## old
==> flow/design.v <==
`timescale 1ns / 1ps
module fifo #(
    parameter DATA_WIDTH = 16,
    parameter DEPTH = 64, 
    parameter ALMOST_FULL_THRESH = 56,
    parameter ALMOST_EMPTY_THRESH = 8
)(
    input                   clk,
    input                   rst_n,        
    input                   wr_en,
    input  [DATA_WIDTH-1:0] wr_data,
    input                   rd_en,
    output reg [DATA_WIDTH-1:0] rd_data,
    output                  full,
    output                  empty,
    output                  almost_full,
    output                  almost_empty,
    output                  overflow_err,
    output                  underflow_err,
    output [DATA_WIDTH-1:0] fifo_count
);
    function integer clog2;
        input integer value;
        integer i;
        begin
            clog2 = 0;
            for (i = value-1; i > 0; i = i >> 1)
                clog2 = clog2 + 1;
        end
    endfunction
    localparam ADDR_WIDTH = clog2(DEPTH);
    reg [DATA_WIDTH-1:0] mem [0:DEPTH-1];
    reg [ADDR_WIDTH-1:0] write_pointer;    
    reg [ADDR_WIDTH-1:0] read_pointer;     
    reg [clog2(DEPTH+1)-1:0] count;        
    reg overflow_flag, underflow_flag;
    assign full         = (count == DEPTH);
    assign empty        = (count == 0);
    assign almost_full  = (count >= ALMOST_FULL_THRESH);
    assign almost_empty = (count <= ALMOST_EMPTY_THRESH);
    assign overflow_err = overflow_flag;
    assign underflow_err= underflow_flag;
    assign fifo_count   = count;
    always @(posedge clk) begin
        if (wr_en && !full)
            mem[write_pointer] <= wr_data;
    end
    always @(posedge clk or negedge rst_n) begin
        if (!rst_n) begin
            write_pointer <= 0;
        end else if (wr_en) begin
            if (!full) begin
                write_pointer <= write_pointer + 1'b1;
            end
        end
    end
    always @(posedge clk or negedge rst_n) begin
        if (!rst_n) begin
            read_pointer <= 0;
            rd_data <= 0;
        end else if (rd_en) begin
            if (!empty) begin
                rd_data <= mem[read_pointer];
                read_pointer <= read_pointer + 1'b1;
            end
        end
    end
    always @(posedge clk or negedge rst_n) begin
        if (!rst_n) begin
            count <= 0;
        end else begin
            case ({wr_en && !full, rd_en && !empty})
                2'b10: count <= count + 1'b1; 
                2'b01: count <= count - 1'b1;
                default: count <= count;      
            endcase
        end
    end
    always @(posedge clk or negedge rst_n) begin
        if (!rst_n) begin
            overflow_flag  <= 1'b0;
            underflow_flag <= 1'b0;
        end else begin
            if (wr_en && full)
                overflow_flag <= 1'b1;
            else if (overflow_flag && rd_en && !empty)
                overflow_flag <= 1'b0;
            if (rd_en && empty)
                underflow_flag <= 1'b1;
            else if (underflow_flag && wr_en && !full)
                underflow_flag <= 1'b0;
        end
    end
endmodule
clock: 1.76 ns
lec_check: 0
abc_area: 1
cap_margin: 20
cell_pad_in_sites_detail_placement: 0
cell_pad_in_sites_global_placement: 0
core_margin: 2
core_utilization: 72
place_density: 0.67
setup_slack_margin: -0.17
slew_margin: 20
run.sh (not shown) runs the stock make flow with config.mk's settings and CLKGATE_MAP_FILE=.
| old | all stages done | FAIL | setup timing |
#### Input delta (new over old)
Settings: SETUP_SLACK_MARGIN: -0.17 -> unset; CTS_CLUSTER_DIAMETER: unset -> 388; CELL_PAD_IN_SITES_GLOBAL_PLACEMENT: 0 -> unset; ABC_AREA: 1 -> unset; CELL_PAD_IN_SITES_DETAIL_PLACEMENT: 0 -> unset; PLACE_DENSITY: 0.67 -> 0.6; the clock period (ns, I/O delays scaled along): 1.76 -> 2.65.
Results
What the final checks of new revealed, after a flow that finished every stage, was a layout that fails on setup timing. The run with more setup slack is new; old has less. For old, the combinational family with the most area after synthesis was simple AND/OR/NAND/NOR gates, unlike new, where it was multiplexers. Compared with old, in new final core utilization decreased by 2.7 points relative to the old numbers; routed wire length now smaller; flop and latch count out of synthesis level; combinational power decreased 61%; global-route usage went down by 4.2 points. Comparing old and new, the lower maximum frequency is on new. combinational logic as the largest power group was reported by old, and sequential cells by new. In the reports for old and new, the smaller clock skew belongs to old. Looking at critical path depth across old and new, the one that comes out higher is old. Post-route met1 wirelength in new is 20% below old. When new is measured against old, its and-or/or-and share of the synthesized area turns out 2.3 points higher.
Power is estimated from default activity; no workload was simulated.
